## before
==> flow/design.v (excerpt) <==
module thresholding(
    input wire clk, reset, enable,
    input wire signed [11 : 0] sig,
    output reg signed [11 : 0] y,
    output reg done,
    output reg [11 : 0] id
    );
For scale: ~1500 cells after synthesis, roughly 0.013 mm^2 of cells after synthesis.
make LEC_CHECK=0 CAP_MARGIN=25 CELL_PAD_IN_SITES_DETAIL_PLACEMENT=2 CELL_PAD_IN_SITES_GLOBAL_PLACEMENT=3 CORE_ASPECT_RATIO=1.5 CORE_MARGIN=2 CORE_UTILIZATION=58 CTS_CLUSTER_DIAMETER=192 GPL_ROUTABILITY_DRIVEN=1 GPL_TIMING_DRIVEN=0 MAX_ROUTING_LAYER=met5 MIN_ROUTING_LAYER=met1 PLACE_DENSITY=0.64 SETUP_SLACK_MARGIN=0.83 SLEW_MARGIN=40 TNS_END_PERCENT=30 finish   # period 14.5 ns
run.sh (not shown) runs the stock make flow with config.mk's settings and CLKGATE_MAP_FILE=.
before got as far as global placement without I/O, where a tool error ended the run.
Setup changes, before to after
==> flow/config.mk <==
export PLATFORM = sky130hd
export DESIGN_NAME = thresholding
export DESIGN_NICKNAME = thresholding
export VERILOG_FILES = /design/flow/design.v
export SDC_FILE = /design/flow/constraint.sdc
export NUM_CORES = 4
export LEC_CHECK = 0
export CAP_MARGIN = 20
export CORE_MARGIN = 2
export CORE_UTILIZATION = 63
export SLEW_MARGIN = 20
==> flow/constraint.sdc <==
create_clock -name core_clock -period 6.94 [get_ports {clk}]
set_input_delay 1.3880 -clock core_clock [delete_from_list [all_inputs] [get_ports {clk}]]
set_output_delay 1.3880 -clock core_clock [all_outputs]
set_load 0.01 [all_outputs]
Summary of after over before: post-synth tally of flip-flops with integrated enable barely changed; fraction of synthesized area in multiplexers was more or less identical. Looking only at standard-cell row count, and setting everything else aside, the higher value of before and after goes to before. after: all stages done; final checks FAILED (negative setup slack). Synthesized cell count came out exactly the same in before and after. after -> before: number of storage elements in the synthesis netlist delta 0, exact match. | area of the die | lower: after |. Delta (after minus before): floorplan utilization increased 4.5 points; total cell area reported by yosys after synthesis did not really move.

========
== rev 12 ==
Starting RTL as in the previous note.
==> flow/config.mk <==
export PLATFORM = sky130hd
export DESIGN_NAME = thresholding
export DESIGN_NICKNAME = thresholding
export VERILOG_FILES = /design/flow/design.v
export SDC_FILE = /design/flow/constraint.sdc
export NUM_CORES = 4
export LEC_CHECK = 0
export CAP_MARGIN = 20
export CORE_MARGIN = 2
export CORE_UTILIZATION = 66
export SETUP_SLACK_MARGIN = 1.65
export SLEW_MARGIN = 20
==> flow/constraint.sdc <==
create_clock -name core_clock -period 13.5 [get_ports {clk}]
set_input_delay 2.7000 -clock core_clock [delete_from_list [all_inputs] [get_ports {clk}]]
set_output_delay 2.7000 -clock core_clock [all_outputs]
set_load 0.01 [all_outputs]
Stage in which a tool error killed rev 12: 5_1_grt.
[inputs] rev 13 vs rev 12
Settings: removing SETUP_SLACK_MARGIN (formerly 1.65); changing CORE_UTILIZATION from 66 to 62; changing the clock period (ns, I/O delays scaled along) from 13.5 to 11.9.
[summary]
Rev 13: complete, dirty (negative setup slack)
Placeable core region: rev 12 and rev 13 compared, lower one is rev 12
Comparing rev 13 against rev 12, there is no change at all in number of enable-type register cells in the synthesized netlist.
Chip area: rev 13 higher than rev 12
When rev 13 is measured against rev 12, its routability congestion estimate from global placement turns out about 2.2% higher.
Rev 13 reports a lower floorplan core density than rev 12 does.
The sequential fraction of the synthesis area on rev 12 is in line with that on rev 13.
Against rev 12, HPWL reported at the end of detailed placement in rev 13 came out better.
Placed instance count (higher): rev 13

========
thresholding again, from the RTL that the note above started with.
clock: 9.82 ns
lec_check: 0
cap_margin: 25
cell_pad_in_sites_detail_placement: 2
cell_pad_in_sites_global_placement: 3
core_aspect_ratio: 1.5
core_margin: 2
core_utilization: 58
cts_cluster_diameter: 192
gpl_routability_driven: 0
max_routing_layer: met5
min_routing_layer: met1
place_density: 0.64
slew_margin: 40
The baseline did not get past global placement without I/O with GPL-0301.
Then changed:
CAP_MARGIN = 20   (was 25)
CELL_PAD_IN_SITES_DETAIL_PLACEMENT = unset   (was 2)
CELL_PAD_IN_SITES_GLOBAL_PLACEMENT = unset   (was 3)
CORE_ASPECT_RATIO = unset   (was 1.5)
CORE_UTILIZATION = 66   (was 58)
CTS_CLUSTER_DIAMETER = unset   (was 192)
GPL_ROUTABILITY_DRIVEN = unset   (was 0)
MAX_ROUTING_LAYER = unset   (was met5)
MIN_ROUTING_LAYER = unset   (was met1)
PLACE_DENSITY = unset   (was 0.64)
SETUP_SLACK_MARGIN = 1.4   (was unset)
SLEW_MARGIN = 20   (was 40)
clock period = 13.5 ns   (was 9.82 ns; I/O delays follow)
Effect: This time the run died in global routing with GRT-0232. Die size decreases by 12%. Area after synthesis is unchanged. Synthesized cell count is unchanged.
Then changed:
ABC_AREA = 1   (was unset)
CAP_MARGIN = 35   (was 20)
CORE_UTILIZATION = 72   (was 66)
CTS_CLUSTER_SIZE = 60   (was unset)
MAX_ROUTING_LAYER = met4   (was unset)
MIN_ROUTING_LAYER = met1   (was unset)
PLACE_DENSITY_LB_ADDON = 0.2   (was unset)
SETUP_SLACK_MARGIN = unset   (was 1.4)
SLEW_MARGIN = 35   (was 20)
clock period = 12.9 ns   (was 13.5 ns; I/O delays follow)
This time the run completed without violations.
Die size drops by 16%.
Synthesized cell count went up by 16%.
Area after synthesis went down by 8.8%.
Then changed:
ABC_AREA = unset   (was 1)
CORE_ASPECT_RATIO = 1.11   (was unset)
CORE_UTILIZATION = 70   (was 72)
CTS_CLUSTER_SIZE = 34   (was 60)
HOLD_SLACK_MARGIN = 0.27   (was unset)
PLACE_DENSITY_LB_ADDON = 0.03   (was 0.2)
After rerunning: The changed run died in global routing, error GRT-0116. Die area went up by 12%. Synthesized cell count fell by 14%. Synthesized area increases by 9.6%.
Then changed:
CORE_ASPECT_RATIO = unset   (was 1.11)
CORE_UTILIZATION = 62   (was 70)
CTS_CLUSTER_SIZE = unset   (was 34)
HOLD_SLACK_MARGIN = unset   (was 0.27)
MAX_ROUTING_LAYER = unset   (was met4)
MIN_ROUTING_LAYER = unset   (was met1)
PLACE_DENSITY_LB_ADDON = 0.09   (was 0.03)
SLEW_MARGIN = 20   (was 35)
clock period = 7.66 ns   (was 12.9 ns; I/O delays follow)
After rerunning: The new run produced a layout that fails on negative setup slack. Die size is higher by 13%. Synthesized area stays the same. Synthesized cell count does not change.
Then changed:
ABC_AREA = 1   (was unset)
CORE_UTILIZATION = 72   (was 62)
CTS_CLUSTER_SIZE = 60   (was unset)
HOLD_SLACK_MARGIN = 0.3   (was unset)
MAX_ROUTING_LAYER = met4   (was unset)
MIN_ROUTING_LAYER = met1   (was unset)
PLACE_DENSITY_LB_ADDON = 0.2   (was 0.09)
SLEW_MARGIN = 35   (was 20)
clock period = 12.2 ns   (was 7.66 ns; I/O delays follow)
This time the run did not get past global routing on DPL-0038; die area decreases by about a fifth; synthesized area decreases by a little under a tenth; synthesized cell count came out higher by about a fifth.
